== build 56 ==
Design pe_tile_new_unq1, start of the top module:
module pe_tile_new_unq1 (
clk,
config_addr,
config_data,
out_BUS16_S0_T0,
in_BUS16_S0_T0,
out_BUS16_S0_T1,
in_BUS16_S0_T1,
out_BUS16_S0_T2,
in_BUS16_S0_T2,
out_BUS16_S0_T3,
in_BUS16_S0_T3,
out_BUS16_S0_T4,
in_BUS16_S0_T4,
out_BUS16_S1_T0,
in_BUS16_S1_T0,
out_BUS16_S1_T1,
in_BUS16_S1_T1,
out_BUS16_S1_T2,
in_BUS16_S1_T2,
out_BUS16_S1_T3,
in_BUS16_S1_T3,
out_BUS16_S1_T4,
in_BUS16_S1_T4,
out_BUS16_S2_T0,
in_BUS16_S2_T0,
out_BUS16_S2_T1,
in_BUS16_S2_T1,
out_BUS16_S2_T2,
in_BUS16_S2_T2,
out_BUS16_S2_T3,
in_BUS16_S2_T3,
out_BUS16_S2_T4,
in_BUS16_S2_T4,
out_BUS16_S3_T0,
in_BUS16_S3_T0,
out_BUS16_S3_T1,
in_BUS16_S3_T1,
out_BUS16_S3_T2,
in_BUS16_S3_T2,
out_BUS16_S3_T3,
in_BUS16_S3_T3,
out_BUS16_S3_T4,
in_BUS16_S3_T4,
out_BUS1_S0_T0,
in_BUS1_S0_T0,
out_BUS1_S0_T1,
in_BUS1_S0_T1,
out_BUS1_S0_T2,
in_BUS1_S0_T2,
out_BUS1_S0_T3,
in_BUS1_S0_T3,
out_BUS1_S0_T4,
in_BUS1_S0_T4,
out_BUS1_S1_T0,
in_BUS1_S1_T0,
out_BUS1_S1_T1,
in_BUS1_S1_T1,
out_BUS1_S1_T2,
in_BUS1_S1_T2,
out_BUS1_S1_T3,
in_BUS1_S1_T3,
out_BUS1_S1_T4,
in_BUS1_S1_T4,
out_BUS1_S2_T0,
in_BUS1_S2_T0,
out_BUS1_S2_T1,
in_BUS1_S2_T1,
out_BUS1_S2_T2,
in_BUS1_S2_T2,
out_BUS1_S2_T3,
in_BUS1_S2_T3,
out_BUS1_S2_T4,
in_BUS1_S2_T4,
out_BUS1_S3_T0,
in_BUS1_S3_T0,
out_BUS1_S3_T1,
in_BUS1_S3_T1,
out_BUS1_S3_T2,
in_BUS1_S3_T2,
out_BUS1_S3_T3,
in_BUS1_S3_T3,
out_BUS1_S3_T4,
in_BUS1_S3_T4,
reset,
tile_id
);
==> flow/config.mk <==
export PLATFORM = sky130hd
export DESIGN_NAME = pe_tile_new_unq1
export DESIGN_NICKNAME = pe_tile_new_unq1
export VERILOG_FILES = /design/flow/design.v
export SDC_FILE = /design/flow/constraint.sdc
export NUM_CORES = 4
export LEC_CHECK = 0
export CAP_MARGIN = 20
export CORE_MARGIN = 2
export CORE_UTILIZATION = 57
export CTS_CLUSTER_DIAMETER = 145
export CTS_CLUSTER_SIZE = 98
export SETUP_SLACK_MARGIN = 2.54
export SLEW_MARGIN = 20
export TNS_END_PERCENT = 15
==> flow/constraint.sdc <==
create_clock -name core_clock -period 10.6 [get_ports {clk}]
set_input_delay 2.1200 -clock core_clock [delete_from_list [all_inputs] [get_ports {clk}]]
set_output_delay 2.1200 -clock core_clock [all_outputs]
set_load 0.01 [all_outputs]
run.sh (not shown) runs the stock make flow with config.mk's settings and CLKGATE_MAP_FILE=.
Status: build 56 FAILED at 5_1_grt (tool error)
Edits applied to the flow inputs when going from build 56 to build 89:
# build 56
export LEC_CHECK = 0
export CAP_MARGIN = 20
export CORE_MARGIN = 2
export CORE_UTILIZATION = 57
export CTS_CLUSTER_DIAMETER = 145
export CTS_CLUSTER_SIZE = 98
export SETUP_SLACK_MARGIN = 2.54
export SLEW_MARGIN = 20
export TNS_END_PERCENT = 15
create_clock -name core_clock -period 10.6 [get_ports {clk}]
# build 89
export LEC_CHECK = 0
export ABC_AREA = 1
export CAP_MARGIN = 20
export CELL_PAD_IN_SITES_GLOBAL_PLACEMENT = 1
export CORE_MARGIN = 2
export CORE_UTILIZATION = 45
export CTS_CLUSTER_DIAMETER = 381
export SETUP_SLACK_MARGIN = 2.77
export SLEW_MARGIN = 20
create_clock -name core_clock -period 10.6 [get_ports {clk}]
[summary]
- The flow ran to completion for all of build 56 and build 89 but build 56, which stopped partway.
- Complete run, failing final checks: build 89, reason setup timing.
- Flow for build 56 halted at 5_1_grt, error code GRT-0232.
- Going from build 56 to build 89, the weighted congestion at the end of routability-driven global placement was found to have gone down by about 2.5%.
- Diff build 89 and build 56: die size lower in build 56
- Taking build 56 as the reference, in build 89 simple-gate share of the synthesized area grew by 14 points; placeable core region increased about 23%.
Changes in build 64 relative to build 89:
# build 89
export LEC_CHECK = 0
export ABC_AREA = 1
export CAP_MARGIN = 20
export CELL_PAD_IN_SITES_GLOBAL_PLACEMENT = 1
export CORE_MARGIN = 2
export CORE_UTILIZATION = 45
export CTS_CLUSTER_DIAMETER = 381
export SETUP_SLACK_MARGIN = 2.77
export SLEW_MARGIN = 20
create_clock -name core_clock -period 10.6 [get_ports {clk}]
# build 64
export LEC_CHECK = 0
export CAP_MARGIN = 20
export CORE_MARGIN = 2
export CORE_UTILIZATION = 57
export SLEW_MARGIN = 20
create_clock -name core_clock -period 10.6 [get_ports {clk}]
## What came out
Build 64: aborted in 5_1_grt (tool error)
The final report for build 89 shows a completed flow and a layout that fails verification, specifically setup timing.
Build 64 ended up with a lower portion of the post-synthesis area used by sequential elements than build 89 did.
Looking only at half-perimeter wire length after placement, and setting everything else aside, the lower value of build 64 and build 89 goes to build 64.
Looking at xor-xnor portion of the synthesized cell area, build 64 sits 0.16 points above build 89.
For the starting utilization of the core area, build 64 came in 12 points higher than build 89 did.
[inputs] build 53 vs build 64
# build 64
export LEC_CHECK = 0
export CAP_MARGIN = 20
export CORE_MARGIN = 2
export CORE_UTILIZATION = 57
export SLEW_MARGIN = 20
create_clock -name core_clock -period 10.6 [get_ports {clk}]
# build 53
export LEC_CHECK = 0
export CAP_MARGIN = 20
export CORE_MARGIN = 2
export CORE_UTILIZATION = 40
export SLEW_MARGIN = 20
create_clock -name core_clock -period 10.6 [get_ports {clk}]
- Of build 53 and build 64, only build 64 never reached the final stage.
- Build 64 did not make it past 5_1_grt, where a tool error ended it.
- Build 53 had finished all stages when the layout checks came back failing, citing setup timing.
- Delta (build 53 minus build 64): setup fix buffers added after clock tree synthesis picked up an extra 14; post-synthesis async set-or-reset flop share neither gained nor lost much; total of cells resized after clock tree synthesis lost about 11%; placeable core region picked up an extra about 44%.
- Relative to build 64, die height increased by about 20% in build 53.
- Summary of build 53 over build 64: area of the die went up, worst setup timing slack at the placement stage higher.

========
Starting RTL as in the previous note.
clock: 20.0 ns
lec_check: 0
abc_area: 1
cap_margin: 0
cell_pad_in_sites_global_placement: 3
core_aspect_ratio: 0.54
core_margin: 2
core_utilization: 48
cts_cluster_size: 82
gpl_timing_driven: 0
hold_slack_margin: -0.07
max_routing_layer: met4
slew_margin: 25
The baseline never finished: it broke off in 3_1_place_gp_skip_io on GPL-0301.
Change:
ABC_AREA = unset   (was 1)
CAP_MARGIN = 20   (was 0)
CELL_PAD_IN_SITES_GLOBAL_PLACEMENT = unset   (was 3)
CORE_ASPECT_RATIO = unset   (was 0.54)
CORE_UTILIZATION = 40   (was 48)
CTS_CLUSTER_SIZE = unset   (was 82)
GPL_TIMING_DRIVEN = unset   (was 0)
HOLD_SLACK_MARGIN = unset   (was -0.07)
MAX_ROUTING_LAYER = unset   (was met4)
SLEW_MARGIN = 20   (was 25)
The new run produced a clean layout.
Area after synthesis came out higher by 3.0%.
Die area came out higher by 23%.
Synthesized cell count came out lower by about 17%.
Change:
CORE_UTILIZATION = 58   (was 40)
clock period = 10.6 ns   (was 20.0 ns; I/O delays follow)
This time the run aborted during 5_1_grt on GRT-0116.
Area after synthesis is unchanged.
Die size fell by 31%.
Synthesized cell count does not change.
Change:
CORE_UTILIZATION = 45   (was 58)
Now the flow completed, yet does not pass: negative setup slack.
Die area goes up by about 30%.
Synthesized area is unchanged.
Synthesized cell count stays the same.
Change:
CORE_UTILIZATION = 31   (was 45)
clock period = 24.9 ns   (was 10.6 ns; I/O delays follow)
Outcome: Now the flow completed without violations. Synthesized area stays the same. Global-route usage drops by 17 points. Via count drops by 13%. Cell count goes down by 6.2%. Die area goes up by 45%.
Change:
CORE_UTILIZATION = 45   (was 31)
SETUP_SLACK_MARGIN = 2.77   (was unset)
clock period = 10.6 ns   (was 24.9 ns; I/O delays follow)
After rerunning:
- Now the flow finished with negative setup slack left
- worst setup slack got worse by 5.4 ns
- cell area rose by 24%
- clock power rose by 120%
- clock-buffer cell count fell by 2

========
Starting RTL as in the previous note.
clock: 30.7 ns
lec_check: 0
cap_margin: 5
cell_pad_in_sites_detail_placement: 2
cell_pad_in_sites_global_placement: 1
core_aspect_ratio: 1.82
core_margin: 2
core_utilization: 40
cts_cluster_diameter: 240
gpl_routability_driven: 0
place_density_lb_addon: 0.03
slew_margin: 20
The first run did not get past global routing (5_1_grt) on GRT-0116.
Then changed:
Settings changed: CAP_MARGIN 5 to 20, CELL_PAD_IN_SITES_DETAIL_PLACEMENT 2 to not set, CELL_PAD_IN_SITES_GLOBAL_PLACEMENT 1 to not set, CORE_ASPECT_RATIO 1.82 to not set, CORE_UTILIZATION 40 to 69, CTS_CLUSTER_DIAMETER 240 to not set, CTS_CLUSTER_SIZE set to 97, GPL_ROUTABILITY_DRIVEN 0 to not set, PLACE_DENSITY_LB_ADDON 0.03 to not set.
Clock period 30.7 ns to 16.4 ns, I/O delays scaled along.
After rerunning: The new run never finished: it broke off in global routing (5_1_grt); synthesized cell count does not change; die size went down by 42%; area after synthesis stays the same.
Then changed:
Settings changed: CORE_UTILIZATION 69 to 40, CTS_CLUSTER_SIZE 97 to not set, SETUP_SLACK_MARGIN set to 0.03.
Clock period 16.4 ns to 19.0 ns, I/O delays scaled along.
The new run passed the timing, DRC and antenna checks.
Synthesized cell count stays the same.
Area after synthesis stays the same.
Die area climbs by well over a third.
Then changed:
Settings changed: CORE_UTILIZATION 40 to 46, SETUP_SLACK_MARGIN 0.03 to 2.8.
Clock period 19.0 ns to 10.6 ns, I/O delays scaled along.
=> The new run finished with negative setup slack left; register-to-register slack loses 6.6 ns; critical path depth increases by 5; die size decreases by 13%; clock power increases by 77%; via count increases by 14%; routed wire length increases by 10%; setup slack loses 2.7 ns; count of clock-buffer cells in the layout decreases by 17; sequential power increases by 79%; non-clock buffer count increases by 1222; area after synthesis is unchanged.
Then changed:
Settings changed: CORE_UTILIZATION 46 to 57, CTS_CLUSTER_DIAMETER set to 366, CTS_CLUSTER_SIZE set to 99, SETUP_SLACK_MARGIN 2.8 to not set.
What happened: This time the run aborted during global routing (5_1_grt) with GRT-0232. Synthesized area stays the same. Die size shrinks by 19%. Synthesized cell count stays the same.
Power is estimated from default activity; no workload was simulated.
